==> inputs of wip/maple <==
==> flow/design.v <==
module axi_lite_slave (
    input  logic        aclk,
    input  logic        aresetn,
    input  logic        awvalid,
    output logic        awready,
    input  logic [31:0] awaddr,
    input  logic        wvalid,
    output logic        wready,
    input  logic [31:0] wdata,
    input  logic [3:0]  wstrb,
    output logic        bvalid,
    input  logic        bready,
    output logic [1:0]  bresp,
    input  logic        arvalid,
    output logic        arready,
    input  logic [31:0] araddr,
    output logic        rvalid,
    input  logic        rready,
    output logic [31:0] rdata,
    output logic [1:0]  rresp
);
logic [31:0] registers [16];
wire [31:0] debug_reg0 = registers[0];
wire [31:0] debug_reg1 = registers[1];
wire [31:0] debug_reg2 = registers[2];
wire [31:0] debug_reg3 = registers[3];
wire [31:0] debug_reg4 = registers[4];
wire [31:0] debug_reg5 = registers[5];
typedef enum logic [1:0] {
    W_IDLE, W_WAIT_DATA, W_RESP
} write_state_t;
write_state_t write_state;
logic [31:0] write_addr_reg;
logic [1:0] bresp_reg;
logic [1:0] rresp_reg;
logic [31:0] rdata_reg;
always_ff @(posedge aclk or negedge aresetn) begin
    if (!aresetn) begin
        write_state <= W_IDLE;
        awready <= 1'b1;        
        wready <= 1'b0;
        bvalid <= 1'b0;
        write_addr_reg <= 32'h0;
        bresp_reg <= 2'b00;     
        for (int i = 0; i < 16; i++) registers[i] <= 32'h0;
    end else begin
        case (write_state)
            W_IDLE: begin
                awready <= 1'b1;
                if (awvalid && awready) begin
                    write_addr_reg <= awaddr;
                    write_state <= W_WAIT_DATA;
                    awready <= 1'b0;
                    wready <= 1'b1;
                    bresp_reg <= (awaddr[5:2] < 16) ? 2'b00 : 2'b10;
                end
            end
            W_WAIT_DATA: begin
                if (wvalid && wready) begin
                    if (write_addr_reg[5:2] < 16) begin
                        for (int i = 0; i < 4; i++) begin
                            if (wstrb[i])
                                registers[write_addr_reg[5:2]][i*8 +: 8] <= wdata[i*8 +: 8];
                        end
                    end
                    write_state <= W_RESP;
                    wready <= 1'b0;
                    bvalid <= 1'b1;
                end
            end 
            W_RESP: begin
                if (bvalid && bready) begin
                    bvalid <= 1'b0;
                    write_state <= W_IDLE;
                end
            end
        endcase
    end
end
always_ff @(posedge aclk or negedge aresetn) begin
    if (!aresetn) begin
        arready <= 1'b1;
        rvalid <= 1'b0;
        rresp_reg <= 2'b00;      
        rdata_reg <= 32'h0;     
    end else begin
        if (arvalid && arready) begin
            rdata_reg <= (araddr[5:2] < 16) ? registers[araddr[5:2]] : 32'hDEADBEEF;
            rresp_reg <= (araddr[5:2] < 16) ? 2'b00 : 2'b10;
            arready <= 1'b0;
            rvalid <= 1'b1;
        end else if (rvalid && rready) begin
            rvalid <= 1'b0;
            arready <= 1'b1;
        end
    end
end
assign bresp = bresp_reg;
assign rresp = rresp_reg;
assign rdata = rdata_reg;
endmodule
==> flow/run.sh <==
#!/bin/bash
# the make line also repeats each setting of config.mk as NAME=value (left out here)
make -C /OpenROAD-flow-scripts/flow DESIGN_CONFIG=/design/flow/config.mk WORK_HOME=/design/flow/orfs CLKGATE_MAP_FILE= finish
==> flow/config.mk <==
export PLATFORM = sky130hd
export DESIGN_NAME = axi_lite_slave
export DESIGN_NICKNAME = axi_lite_slave
export VERILOG_FILES = /design/flow/design.v
export SDC_FILE = /design/flow/constraint.sdc
export NUM_CORES = 4
export LEC_CHECK = 0
export ABC_AREA = 1
export CAP_MARGIN = 15
export CORE_MARGIN = 2
export CORE_UTILIZATION = 72
export CTS_CLUSTER_DIAMETER = 234
export HOLD_SLACK_MARGIN = -0.1
export PLACE_DENSITY = 0.64
export SETUP_SLACK_MARGIN = -0.09
export SLEW_MARGIN = 20
==> flow/constraint.sdc <==
create_clock -name core_clock -period 1.37 [get_ports {aclk}]
set_input_delay 0.2740 -clock core_clock [delete_from_list [all_inputs] [get_ports {aclk}]]
set_output_delay 0.2740 -clock core_clock [all_outputs]
set_load 0.01 [all_outputs]
==> wip/indigo (differences from wip/maple) <==
CAP_MARGIN = 20   (was 15)
CELL_PAD_IN_SITES_DETAIL_PLACEMENT = 2   (was default)
CELL_PAD_IN_SITES_GLOBAL_PLACEMENT = 3   (was default)
CORE_UTILIZATION = 50   (was 72)
CTS_CLUSTER_DIAMETER = default   (was 234)
GPL_TIMING_DRIVEN = 0   (was default)
HOLD_SLACK_MARGIN = 0.14   (was -0.1)
PLACE_DENSITY = 0.6   (was 0.64)
SETUP_SLACK_MARGIN = default   (was -0.09)
==> flow/constraint.sdc (replaced) <==
create_clock -name core_clock -period 1.42 [get_ports {aclk}]
set_input_delay 0.2840 -clock core_clock [delete_from_list [all_inputs] [get_ports {aclk}]]
set_output_delay 0.2840 -clock core_clock [all_outputs]
set_load 0.01 [all_outputs]
==> qor summary <==
| item | wip/indigo | wip/maple |
|---|---|---|
| Run status | stopped before the end | failed layout checks |
| Last stage reached | 3_1_place_gp_skip_io | - |
| Violated checks | - | negative setup slack |
| Library cell with the highest instance count after synthesis | sky130_fd_sc_hd__nand2_1 | sky130_fd_sc_hd__nand2_1 |
| Combined area of all synthesized cells | 24600 µm² | 24600 µm² |
| Share of the synthesized area in the top cell type | 0.561 | 0.561 |
| Post-synthesis simple-gate area fraction | 0.267 | 0.267 |
| Cell taking the most area after synthesis | sky130_fd_sc_hd__dfrtp_1 | sky130_fd_sc_hd__dfrtp_1 |
| Chip area | 51100 µm² | 35700 µm² |
| Post-synth mux share | 0 | 0 |
| Horizontal die dimension | 226 µm | 189 µm |
| Distinct cell type count after synthesis | 20 | 20 |
| Std-Cell Rows | 81 | 67 |
| Most common flop cell mapped by yosys | sky130_fd_sc_hd__dfrtp_1 | sky130_fd_sc_hd__dfrtp_1 |
| Area inside the core boundary | 48800 µm² | 33600 µm² |
| Count of state elements after synthesis | 556 | 556 |
| Synth warn | 2 | 2 |
| Adder-cell share of the synthesized area | 0 | 0 |
| Floorplan Utilization | 0.505 | 0.733 |
| Async set or reset register ratio after synthesis | 1.00 | 1.00 |
| Vertical die dimension | 226 µm | 189 µm |
| Average cell area after synthesis | 8.05 µm² | 8.05 µm² |
| Count of instantiated cells in the yosys netlist | 3060 | 3060 |

---

==> run E <==
// axi_lite_slave: RTL as listed in full above, without the edits since
Settings: LEC_CHECK=0, ABC_AREA=1, CAP_MARGIN=20, CORE_MARGIN=2, CORE_UTILIZATION=63, HOLD_SLACK_MARGIN=0.05, PLACE_DENSITY=0.6, SLEW_MARGIN=20; clock period 3.31 ns.
run.sh (not shown) runs the stock make flow with config.mk's settings and CLKGATE_MAP_FILE=.
==> run D: changes against run E <==
Settings changed: ABC_AREA 1 to not set, CORE_UTILIZATION 63 to 72, HOLD_SLACK_MARGIN 0.05 to not set, PLACE_DENSITY 0.6 to not set, SETUP_SLACK_MARGIN set to -0.13.
==> flow/constraint.sdc (replaced) <==
create_clock -name core_clock -period 1.7 [get_ports {aclk}]
set_input_delay 0.3400 -clock core_clock [delete_from_list [all_inputs] [get_ports {aclk}]]
set_output_delay 0.3400 -clock core_clock [all_outputs]
set_load 0.01 [all_outputs]
==> run G: changes against run E <==
Settings changed: CORE_UTILIZATION 63 to 72, CTS_CLUSTER_DIAMETER set to 234, HOLD_SLACK_MARGIN 0.05 to 0.3, PLACE_DENSITY 0.6 to 0.64, SETUP_SLACK_MARGIN set to -0.09.
==> flow/constraint.sdc (replaced) <==
create_clock -name core_clock -period 1.37 [get_ports {aclk}]
set_input_delay 0.2740 -clock core_clock [delete_from_list [all_inputs] [get_ports {aclk}]]
set_output_delay 0.2740 -clock core_clock [all_outputs]
set_load 0.01 [all_outputs]
==> run F: changes against run E <==
Settings changed: CELL_PAD_IN_SITES_DETAIL_PLACEMENT set to 2, CELL_PAD_IN_SITES_GLOBAL_PLACEMENT set to 1, CORE_UTILIZATION 63 to 50, GPL_TIMING_DRIVEN set to 0, HOLD_SLACK_MARGIN 0.05 to 0.14, PLACE_DENSITY 0.6 to not set, PLACE_DENSITY_LB_ADDON set to 0.19, TNS_END_PERCENT set to 15.
==> flow/constraint.sdc (replaced) <==
create_clock -name core_clock -period 1.42 [get_ports {aclk}]
set_input_delay 0.2840 -clock core_clock [delete_from_list [all_inputs] [get_ports {aclk}]]
set_output_delay 0.2840 -clock core_clock [all_outputs]
set_load 0.01 [all_outputs]
==> summary.txt <==
yosys + openroad results -> crit path capture type=flop, post-layout worst setup margin=-0.3241 ns, LEAKAGE=15.68 nW, part of the power in registers=46.2%, violated checks=negative setup slack, result of the run=complete, but fails checks, final tally of setup violations=592, Hold-fix buffers, CTS=4
Source of the figures above: run G

==> summary.txt <==
yosys + openroad results -> LEAKAGE=15.41 nW, Hold-fix buffers, CTS=1, part of the power in registers=48.0%, violated checks=negative setup slack, result of the run=complete, but fails checks, final tally of setup violations=544, post-layout worst setup margin=-0.2281 ns, largest cell class by area=sequential cells
Source of the figures above: run D

==> summary.txt <==
yosys + openroad results -> post-synthesis cell area=24650 sq um, post-layout worst setup margin=0.8612 ns, CP Buf/Inv Count=3, final sequential cell count=556, final tally of setup violations=0, LEAKAGE=13.99 nW, part of the power in registers=48.8%, Hold-fix buffers, CTS=0, result of the run=complete, no violations
Source of the figures above: run E

==> summary.txt <==
run results: chip area estimate from yosys synthesis=24650 sq um, list of most frequent post-synthesis cells=1180 x sky130_fd_sc_hd__nand2_1, 555 x sky130_fd_sc_hd__o21ai_0, 553 x sky130_fd_sc_hd__dfrtp_1, share of synthesized cell area in and, or, nand and nor gates=26.69%, Synth Area in Compound Gates=11.95%, result of the run=stopped before the end, Synth top area share=56.15%, Last stage=3_5_place_dp, flip-flops with a built-in enable=0, GPL Wtd Cong=0.9389, Error=[ERROR DPL-0033] detailed placement checks failed during check placement.
Source of the figures above: run F


---

==> inputs of branch tundra <==
RTL: the design.v shown in full above, as it stands there.
clock: 2.46 ns
lec_check: 0
abc_area: 0
cap_margin: 20
core_margin: 2
core_utilization: 58
hold_slack_margin: 0.05
place_density: 0.6
slew_margin: 20
==> inputs of branch raven, as changes to branch tundra <==
- ABC_AREA: 0 -> 1
- CORE_UTILIZATION: 58 -> 50
==> flow/constraint.sdc (replaced) <==
create_clock -name core_clock -period 2.47 [get_ports {aclk}]
set_input_delay 0.4940 -clock core_clock [delete_from_list [all_inputs] [get_ports {aclk}]]
set_output_delay 0.4940 -clock core_clock [all_outputs]
set_load 0.01 [all_outputs]
==> inputs of branch quartz, as changes to branch tundra <==
- ABC_AREA: 0 -> 1
- CORE_UTILIZATION: 58 -> 72
- CTS_CLUSTER_SIZE: unset -> 41
- HOLD_SLACK_MARGIN: 0.05 -> 0.3
- PLACE_DENSITY: 0.6 -> 0.78
- SETUP_SLACK_MARGIN: unset -> -0.13
==> flow/constraint.sdc (replaced) <==
create_clock -name core_clock -period 1.37 [get_ports {aclk}]
set_input_delay 0.2740 -clock core_clock [delete_from_list [all_inputs] [get_ports {aclk}]]
set_output_delay 0.2740 -clock core_clock [all_outputs]
set_load 0.01 [all_outputs]
==> summary of the runs <==
Between branch quartz and branch tundra, the lower global-route usage is in branch tundra (gap 12 points).
Against branch tundra, the hold slack of branch quartz is lower by 82 ps.
Sequential cell count is the same in branch quartz and branch tundra.
Critical path depth: branch quartz is higher than branch raven (6).
The highest via count belongs to branch quartz, the lowest to branch tundra.
Branch tundra finished clean. Branch raven completed without violations. Branch quartz finished but failed the layout checks on negative setup slack.
In branch quartz the utilization is higher than in branch raven, by 32 points.

---

==> job 797 <==
Starts from the design.v that is shown in full above.
clock: 1.4 ns
lec_check: 0
abc_area: 1
cap_margin: 20
core_margin: 2
core_utilization: 50
hold_slack_margin: 0.05
place_density: 0.6
slew_margin: 20
==> job 3219 (differences from job 797) <==
--- a/flow/config.mk
+++ b/flow/config.mk
@@ -9,6 +9,9 @@
 export CAP_MARGIN = 20
 export CORE_MARGIN = 2
-export CORE_UTILIZATION = 50
+export CORE_UTILIZATION = 72
+export CTS_CLUSTER_DIAMETER = 399
+export CTS_CLUSTER_SIZE = 10
 export HOLD_SLACK_MARGIN = 0.05
 export PLACE_DENSITY = 0.6
 export SLEW_MARGIN = 20
+export TNS_END_PERCENT = 5
==> flow/constraint.sdc (replaced) <==
create_clock -name core_clock -period 2.3 [get_ports {aclk}]
set_input_delay 0.4600 -clock core_clock [delete_from_list [all_inputs] [get_ports {aclk}]]
set_output_delay 0.4600 -clock core_clock [all_outputs]
set_load 0.01 [all_outputs]
==> comparison table <==
Result of the run: job 3219 finished clean; job 797 finished with violations
Layout check failures: job 3219 -; job 797 negative setup slack
Number of global-route vias before repair: job 3219 21737; job 797 21326
Clock buffer cells: job 3219 97; job 797 85
Pwr per Cell Area: job 3219 843 mW/mm2; job 797 1330 mW/mm2
Reg-to-reg critical path endpoint: job 3219 registers[10][14]; job 797 registers[5][11]
Routing usage on met2: job 3219 64.1%; job 797 48.6%
VDD IR-drop max: job 3219 0.925 mV; job 797 1.09 mV
Global placement routability congestion: job 3219 0.881; job 797 0.878
Power, Total: job 3219 0.0238 W; job 797 0.0422 W
Buffers inserted during post-CTS setup optimization: job 3219 0; job 797 18
Non-clock buffering overhead: job 3219 7.72%; job 797 14.2%
Clock buffer and inverter area fraction after layout: job 3219 6.13%; job 797 6.22%
Internal Power: job 3219 0.0172 W; job 797 0.0304 W
Area occupied by registers: job 3219 0.0139 mm2; job 797 0.0139 mm2
Fraction of area in multi-input gates: job 3219 33.9%; job 797 32.0%
Standard cell with the maximum stage delay on the critical path: job 3219 sky130_fd_sc_hd__dfstp_2; job 797 sky130_fd_sc_hd__dfrtp_1
Tap cell count: job 3219 448; job 797 664
Number of setup violations in the final report: job 3219 0; job 797 540
Tightest hold margin: job 3219 0.351 ns; job 797 0.0952 ns
Depth of the worst register-to-register path: job 3219 6; job 797 7
Static leakage power: job 3219 14.3 nW; job 797 16.1 nW
Flop-to-flop setup slack: job 3219 0.38 ns; job 797 -0.17 ns
Core Density at Floorplan: job 3219 73.3%; job 797 50.5%
Total wire length after detailed routing: job 3219 68100 um; job 797 75800 um
Aggregate negative setup slack: job 3219 0 ns; job 797 -44.21 ns

---

==> willow <==
Starts from the design.v that is shown in full above.
Settings: LEC_CHECK=0, ABC_AREA=1, CAP_MARGIN=20, CORE_MARGIN=2, CORE_UTILIZATION=72, CTS_CLUSTER_SIZE=41, HOLD_SLACK_MARGIN=0.26, PLACE_DENSITY=0.78, SETUP_SLACK_MARGIN=-0.13, SLEW_MARGIN=20; clock period 1.37 ns.
==> sierra (differences from willow) <==
- CORE_UTILIZATION: 72 -> 35
- CTS_CLUSTER_SIZE: 41 -> default
- HOLD_SLACK_MARGIN: 0.26 -> 0.05
- PLACE_DENSITY: 0.78 -> 0.6
- SETUP_SLACK_MARGIN: -0.13 -> default
==> flow/constraint.sdc (replaced) <==
create_clock -name core_clock -period 2.47 [get_ports {aclk}]
set_input_delay 0.4940 -clock core_clock [delete_from_list [all_inputs] [get_ports {aclk}]]
set_output_delay 0.4940 -clock core_clock [all_outputs]
set_load 0.01 [all_outputs]
==> lagoon (differences from willow) <==
- CORE_UTILIZATION: 72 -> 70
- CTS_CLUSTER_DIAMETER: default -> 234
- CTS_CLUSTER_SIZE: 41 -> default
- HOLD_SLACK_MARGIN: 0.26 -> 0.05
- PLACE_DENSITY: 0.78 -> 0.6
- SETUP_SLACK_MARGIN: -0.13 -> -0.09
==> notes <==
willow produced a layout that fails on negative setup slack. sierra finished clean. lagoon completed and failed the layout checks on negative setup slack. Global-route usage is about the same in lagoon and willow. Sequential power is about the same in willow and lagoon. Critical path depth: lagoon > willow > sierra. Against sierra, the sequential share of layout area of willow is lower by 2.1 points.
Power and IR drop assume default switching activity.
